## ieee754multiplier
module ieee754multiplier (
    input logic clk, rst_n,
    input logic [31:0] a_i,
    input logic [31:0] b_i,
    input logic start_i,
    output logic done_o,
    output logic nan_o,
    output logic inifinit_o,
    output logic overflow_o,
    output logic underflow_o,
    output logic [31:0] product_o
);
Size: roughly 2700 cells after synthesis, about 140 flip-flops, roughly 100 I/O pins.
export LEC_CHECK = 0
export CAP_MARGIN = 0
export CORE_MARGIN = 2
export CORE_UTILIZATION = 72
export CTS_CLUSTER_DIAMETER = 28
export SETUP_SLACK_MARGIN = 0.33
export SLEW_MARGIN = 20
create_clock -name core_clock -period 6.22 [get_ports {clk}]
run.sh (not shown) runs the stock make flow with config.mk's settings and CLKGATE_MAP_FILE=.
The starting point finished but failed the layout checks on setup timing.
Next try:
CTS_CLUSTER_DIAMETER = default   (was 28)
SETUP_SLACK_MARGIN = default   (was 0.33)
The new run completed, yet does not pass: setup timing.
Core utilization went down by 0.16 points.
Critical path depth drops by 4.
Final cell count is about the same.
Worst setup slack is better by 0.85 ns.
Fmax is higher by 12%.
Design area stays flat.
Synthesized cell count does not change.
Next try:
SETUP_SLACK_MARGIN = 1.85   (was default)
TNS_END_PERCENT = 10   (was default)
Outcome: The new run completed and failed the layout checks on setup timing. Count of clock-buffer cells in the layout stays the same. Core utilization decreases by 3.0 points. Clock skew came out lower by 0.0064 ns. Register-to-register slack stays flat.
Next try:
ABC_AREA = 1   (was default)
CAP_MARGIN = 20   (was 0)
SETUP_SLACK_MARGIN = 0.44   (was 1.85)
TNS_END_PERCENT = 5   (was 10)
clock period = 5.04 ns   (was 6.22 ns; I/O delays follow)
The changed run stopped in 5_1_grt.
Synthesized cell count goes up by 32%.
Area after synthesis goes up by 7.1%.
Die size goes up by 6.9%.

========
ieee754multiplier again, from the RTL that the note above started with.
clock: 12.3 ns
lec_check: 0
abc_area: 0
cap_margin: 20
cell_pad_in_sites_detail_placement: 0
cell_pad_in_sites_global_placement: 1
core_aspect_ratio: 0.77
core_margin: 10
core_utilization: 50
cts_cluster_diameter: 92
cts_cluster_size: 77
gpl_routability_driven: 1
gpl_timing_driven: 0
max_routing_layer: met4
min_routing_layer: met2
slew_margin: 20
tns_end_percent: 20
The starting point died in 5_1_grt on GRT-0116.
Rerun with:
- ABC_AREA: 0 -> default
- CELL_PAD_IN_SITES_DETAIL_PLACEMENT: 0 -> default
- CELL_PAD_IN_SITES_GLOBAL_PLACEMENT: 1 -> default
- CORE_ASPECT_RATIO: 0.77 -> 0.5
- CORE_MARGIN: 10 -> 2
- CTS_CLUSTER_DIAMETER: 92 -> default
- CTS_CLUSTER_SIZE: 77 -> default
- GPL_ROUTABILITY_DRIVEN: 1 -> default
- GPL_TIMING_DRIVEN: 0 -> default
- MAX_ROUTING_LAYER: met4 -> default
- MIN_ROUTING_LAYER: met2 -> default
- TNS_END_PERCENT: 20 -> default
- clock period: 12.3 -> 9.0 ns (I/O delays scaled with it)
Result:
- This time the run produced a clean layout
- area after synthesis is unchanged
- synthesized cell count stays the same
- die area fell by roughly a tenth
Rerun with:
- ABC_AREA: default -> 1
- CELL_PAD_IN_SITES_DETAIL_PLACEMENT: default -> 1
- CORE_ASPECT_RATIO: 0.5 -> default
- CORE_UTILIZATION: 50 -> 25
- GPL_ROUTABILITY_DRIVEN: default -> 0
- GPL_TIMING_DRIVEN: default -> 1
- SETUP_SLACK_MARGIN: default -> 1.76
- TNS_END_PERCENT: default -> 35
What happened:
- global-route usage decreases by 11 points
- non-clock buffer count fell by 34
- die size came out higher by 110%
- critical path depth went up by 2
Rerun with:
- ABC_AREA: 1 -> default
- CELL_PAD_IN_SITES_DETAIL_PLACEMENT: 1 -> default
- CORE_UTILIZATION: 25 -> 23
- GPL_ROUTABILITY_DRIVEN: 0 -> default
- GPL_TIMING_DRIVEN: 1 -> default
- SETUP_SLACK_MARGIN: 1.76 -> default
- TNS_END_PERCENT: 35 -> default
- clock period: 9.0 -> 8.35 ns (I/O delays scaled with it)
What happened: Via count is lower by 18%. Worst setup slack is worse by 1.7 ns. Count of clock-buffer cells in the layout is lower by 1. Cell count is lower by 16%. Fmax is lower by 13%. Synthesized cell count is lower by 24%. Area after synthesis is lower by about 6.6%. Wire length is lower by 17%. Die area is higher by 1.5%.
Rerun with:
- CORE_UTILIZATION: 23 -> 72
- CTS_CLUSTER_SIZE: default -> 47
- PLACE_DENSITY: default -> 0.65
- clock period: 8.35 -> 4.52 ns (I/O delays scaled with it)
What happened: The changed run never finished: it broke off in 5_1_grt. Synthesized cell count stays the same. Die size fell by about 70%. Area after synthesis stays the same.
Rerun with:
- ABC_AREA: default -> 1
- CORE_UTILIZATION: 72 -> 65
- CTS_CLUSTER_SIZE: 47 -> 95
- PLACE_DENSITY: 0.65 -> default
- clock period: 4.52 -> 3.48 ns (I/O delays scaled with it)
Effect:
- Now the flow finished but fails on negative setup slack
- die area goes up by about a fifth
- synthesized cell count went up by a quarter to a third
- area after synthesis climbs by a little under a tenth

========
Starting RTL as in the previous note.
==> flow/design.v (excerpt) <==
module ieee754multiplier (
    input logic clk, rst_n,
    input logic [31:0] a_i,
    input logic [31:0] b_i,
    input logic start_i,
    output logic done_o,
    output logic nan_o,
    output logic inifinit_o,
    output logic overflow_o,
    output logic underflow_o,
    output logic [31:0] product_o
);
typedef enum logic[1:0] {
    INITIAL_STATE = 2'b00,
    MULTIPLY_STEP = 2'b01,
    RESULT_VERIFICATION_STEP = 2'b10,
    DONE = 2'b11
} MULTIPLIER_FSM_STATE;
MULTIPLIER_FSM_STATE current_state;
logic [31:0] a_r, b_r;  
logic signal_a, signal_b;
logic [7:0] exponent_a, exponent_b;
logic [23:0] mantissa_a, mantissa_b;  
logic [47:0] mantissa_temp;
logic [9:0] exponent_temp;
logic [31:0] product_r;      
logic [1:0]  exponent_hi_r;  
always_comb begin : MULTIPLIER_COMB_BLOCK
    signal_a = a_r[31];  
    signal_b = b_r[31];  
    exponent_a = a_r[30:23];  
    exponent_b = b_r[30:23];  
    mantissa_a[23] = 1;
    mantissa_a[22:0] = a_r[22:0];   
    mantissa_b[23] = 1;
    mantissa_b[22:0] = b_r[22:0];   
    if (mantissa_a[22-:23] == 0 || mantissa_b[22-:23] == 0) begin  
        mantissa_temp = 0;  
        exponent_temp = 0;  
    end else begin
        mantissa_temp = mantissa_a * mantissa_b;  
        exponent_temp = exponent_a + exponent_b - 127;  
        if (mantissa_temp[47] == 1) begin  
            mantissa_temp = mantissa_temp >> 1;  
            exponent_temp = exponent_temp + 1;  
        end
    end
end
always_ff @(posedge clk, negedge rst_n) begin : MULTIPLIER_FF_BLOCK
    if(!rst_n) begin
        current_state <= INITIAL_STATE;
  ...
export LEC_CHECK = 0
export CAP_MARGIN = 40
export CELL_PAD_IN_SITES_DETAIL_PLACEMENT = 0
export CORE_ASPECT_RATIO = 0.93
export CORE_MARGIN = 2
export CORE_UTILIZATION = 32
export CTS_CLUSTER_DIAMETER = 308
export CTS_CLUSTER_SIZE = 98
export GPL_TIMING_DRIVEN = 1
export MAX_ROUTING_LAYER = met5
export PLACE_DENSITY = 0.4
export SETUP_SLACK_MARGIN = 1.16
export SLEW_MARGIN = 25
export TNS_END_PERCENT = 20
create_clock -name core_clock -period 9.79 [get_ports {clk}]
The baseline went through all stages and came out clean.
Change:
--- a/flow/config.mk
+++ b/flow/config.mk
@@ -10,11 +10,10 @@
 export CORE_ASPECT_RATIO = 0.93
 export CORE_MARGIN = 2
-export CORE_UTILIZATION = 32
+export CORE_UTILIZATION = 69
 export CTS_CLUSTER_DIAMETER = 308
-export CTS_CLUSTER_SIZE = 98
+export CTS_CLUSTER_SIZE = 14
 export GPL_TIMING_DRIVEN = 1
 export MAX_ROUTING_LAYER = met5
-export PLACE_DENSITY = 0.4
+export PLACE_DENSITY_LB_ADDON = 0.11
 export SETUP_SLACK_MARGIN = 1.16
 export SLEW_MARGIN = 25
-export TNS_END_PERCENT = 20
==> flow/constraint.sdc (replaced) <==
create_clock -name core_clock -period 7.61 [get_ports {clk}]
set_input_delay 1.5220 -clock core_clock [delete_from_list [all_inputs] [get_ports {clk}]]
set_output_delay 1.5220 -clock core_clock [all_outputs]
set_load 0.01 [all_outputs]
The changed run ran to the end with no violations.
Final cell count is lower by 10%.
Die size fell by 53%.
Routed wire length is lower by 2.5%.
Setup slack gets worse by 1.2 ns.
Global-route usage rises by 22 points.
Final area rose by 6.6%.
Change:
--- a/flow/config.mk
+++ b/flow/config.mk
@@ -10,10 +10,10 @@
 export CORE_ASPECT_RATIO = 0.93
 export CORE_MARGIN = 2
-export CORE_UTILIZATION = 69
+export CORE_UTILIZATION = 32
 export CTS_CLUSTER_DIAMETER = 308
 export CTS_CLUSTER_SIZE = 14
 export GPL_TIMING_DRIVEN = 1
 export MAX_ROUTING_LAYER = met5
-export PLACE_DENSITY_LB_ADDON = 0.11
+export PLACE_DENSITY = 0.48
 export SETUP_SLACK_MARGIN = 1.16
 export SLEW_MARGIN = 25
==> flow/constraint.sdc (replaced) <==
create_clock -name core_clock -period 9.79 [get_ports {clk}]
set_input_delay 1.9580 -clock core_clock [delete_from_list [all_inputs] [get_ports {clk}]]
set_output_delay 1.9580 -clock core_clock [all_outputs]
set_load 0.01 [all_outputs]
Result: Register-to-register slack improves by 1.2 ns; utilization falls by 48 points; maximum frequency went down by 12%.
Change:
--- a/flow/config.mk
+++ b/flow/config.mk
@@ -6,14 +6,13 @@
 export NUM_CORES = 4
 export LEC_CHECK = 0
-export CAP_MARGIN = 40
+export CAP_MARGIN = 0
 export CELL_PAD_IN_SITES_DETAIL_PLACEMENT = 0
 export CORE_ASPECT_RATIO = 0.93
 export CORE_MARGIN = 2
-export CORE_UTILIZATION = 32
+export CORE_UTILIZATION = 72
 export CTS_CLUSTER_DIAMETER = 308
 export CTS_CLUSTER_SIZE = 14
 export GPL_TIMING_DRIVEN = 1
 export MAX_ROUTING_LAYER = met5
-export PLACE_DENSITY = 0.48
-export SETUP_SLACK_MARGIN = 1.16
+export SETUP_SLACK_MARGIN = 3.73
 export SLEW_MARGIN = 25
==> flow/constraint.sdc (replaced) <==
create_clock -name core_clock -period 14.2 [get_ports {clk}]
set_input_delay 2.8400 -clock core_clock [delete_from_list [all_inputs] [get_ports {clk}]]
set_output_delay 2.8400 -clock core_clock [all_outputs]
set_load 0.01 [all_outputs]
Result: Count of clock-buffer cells in the layout came out lower by 1. Routed wire length came out lower by 9.2%. Critical path depth goes up by 2. Utilization grows by 43 points. Worst setup slack gets better by 3.9 ns. Via count rises by 4.9%. Global-route usage went up by 21 points.

========
ember:
Starting RTL as in the previous note.
clock: 6.24 ns
lec_check: 0
cap_margin: 40
cell_pad_in_sites_detail_placement: 0
core_aspect_ratio: 0.93
core_margin: 2
core_utilization: 72
cts_cluster_diameter: 242
cts_cluster_size: 21
gpl_timing_driven: 1
max_routing_layer: met5
setup_slack_margin: -0.6
slew_margin: 25
tns_end_percent: 10
The final report for ember shows a completed flow and a layout that fails verification, specifically negative setup slack.
The following lists how juniper was set up differently from ember:
# ember
export LEC_CHECK = 0
export CAP_MARGIN = 40
export CELL_PAD_IN_SITES_DETAIL_PLACEMENT = 0
export CORE_ASPECT_RATIO = 0.93
export CORE_MARGIN = 2
export CORE_UTILIZATION = 72
export CTS_CLUSTER_DIAMETER = 242
export CTS_CLUSTER_SIZE = 21
export GPL_TIMING_DRIVEN = 1
export MAX_ROUTING_LAYER = met5
export SETUP_SLACK_MARGIN = -0.6
export SLEW_MARGIN = 25
export TNS_END_PERCENT = 10
create_clock -name core_clock -period 6.24 [get_ports {clk}]
# juniper
export LEC_CHECK = 0
export CAP_MARGIN = 40
export CELL_PAD_IN_SITES_DETAIL_PLACEMENT = 0
export CORE_ASPECT_RATIO = 0.93
export CORE_MARGIN = 2
export CORE_UTILIZATION = 72
export CTS_CLUSTER_DIAMETER = 246
export CTS_CLUSTER_SIZE = 21
export GPL_TIMING_DRIVEN = 1
export HOLD_SLACK_MARGIN = -0.07
export MAX_ROUTING_LAYER = met5
export PLACE_DENSITY = 0.72
export SETUP_SLACK_MARGIN = 0.93
export SLEW_MARGIN = 25
create_clock -name core_clock -period 7.61 [get_ports {clk}]
Notes after the runs:
No stage failed in juniper, and the final checks on the layout all came back clean.
From ember to juniper the numbers moved as follows: worst setup slack has increased; cell count has decreased; area growth from synthesis to layout has decreased.
Setup changes, juniper to onyx
# juniper
export LEC_CHECK = 0
export CAP_MARGIN = 40
export CELL_PAD_IN_SITES_DETAIL_PLACEMENT = 0
export CORE_ASPECT_RATIO = 0.93
export CORE_MARGIN = 2
export CORE_UTILIZATION = 72
export CTS_CLUSTER_DIAMETER = 246
export CTS_CLUSTER_SIZE = 21
export GPL_TIMING_DRIVEN = 1
export HOLD_SLACK_MARGIN = -0.07
export MAX_ROUTING_LAYER = met5
export PLACE_DENSITY = 0.72
export SETUP_SLACK_MARGIN = 0.93
export SLEW_MARGIN = 25
create_clock -name core_clock -period 7.61 [get_ports {clk}]
# onyx
export LEC_CHECK = 0
export CAP_MARGIN = 0
export CELL_PAD_IN_SITES_DETAIL_PLACEMENT = 0
export CORE_ASPECT_RATIO = 0.93
export CORE_MARGIN = 2
export CORE_UTILIZATION = 70
export CTS_CLUSTER_DIAMETER = 308
export CTS_CLUSTER_SIZE = 14
export GPL_TIMING_DRIVEN = 1
export MAX_ROUTING_LAYER = met5
export SETUP_SLACK_MARGIN = -0.88
export SLEW_MARGIN = 25
create_clock -name core_clock -period 14.2 [get_ports {clk}]
Findings:
Side by side, die area turned out higher in onyx than in juniper.
Against juniper, onyx comes in about 12% lower on post-detailed-routing wire length.
The logic gate fraction of the total cell area of onyx exceeds that of juniper by 3.3 points.
A launching element of the worst setup path of b_r[14] is what juniper shows, while b_r[8] belongs to onyx.
Compared to juniper, onyx has number of non-clock buffers about 56% lower.
The maximum clock frequency of onyx is lower than that of juniper.
Against juniper, the final cell area of onyx is lower.
Changes in quartz relative to onyx:
# onyx
export LEC_CHECK = 0
export CAP_MARGIN = 0
export CELL_PAD_IN_SITES_DETAIL_PLACEMENT = 0
export CORE_ASPECT_RATIO = 0.93
export CORE_MARGIN = 2
export CORE_UTILIZATION = 70
export CTS_CLUSTER_DIAMETER = 308
export CTS_CLUSTER_SIZE = 14
export GPL_TIMING_DRIVEN = 1
export MAX_ROUTING_LAYER = met5
export SETUP_SLACK_MARGIN = -0.88
export SLEW_MARGIN = 25
create_clock -name core_clock -period 14.2 [get_ports {clk}]
# quartz
export LEC_CHECK = 0
export CAP_MARGIN = 40
export CELL_PAD_IN_SITES_DETAIL_PLACEMENT = 0
export CORE_ASPECT_RATIO = 0.93
export CORE_MARGIN = 2
export CORE_UTILIZATION = 72
export CTS_CLUSTER_DIAMETER = 308
export CTS_CLUSTER_SIZE = 99
export GPL_TIMING_DRIVEN = 1
export MAX_ROUTING_LAYER = met5
export PLACE_DENSITY = 0.48
export SETUP_SLACK_MARGIN = -0.97
export SLEW_MARGIN = 25
create_clock -name core_clock -period 9.79 [get_ports {clk}]
Results
quartz vs. onyx: share of the clock period used by the worst path after layout increased by 24 points relative to the old numbers; clock-buffer cell count moved up; global-route usage higher. After synthesis and placement, the instance count of quartz is below that of onyx. Number of cells on the worst reg-to-reg path ended up 2 lower on quartz than on onyx. When quartz is set beside onyx, its area occupied by registers turns out to be 0.32% smaller. Diff onyx and quartz: first-iteration DRC count higher in quartz. Status: proportion of synthesized area in mux cells parity (quartz, onyx). quartz went all the way through the flow, and no timing, DRC or antenna check failed.
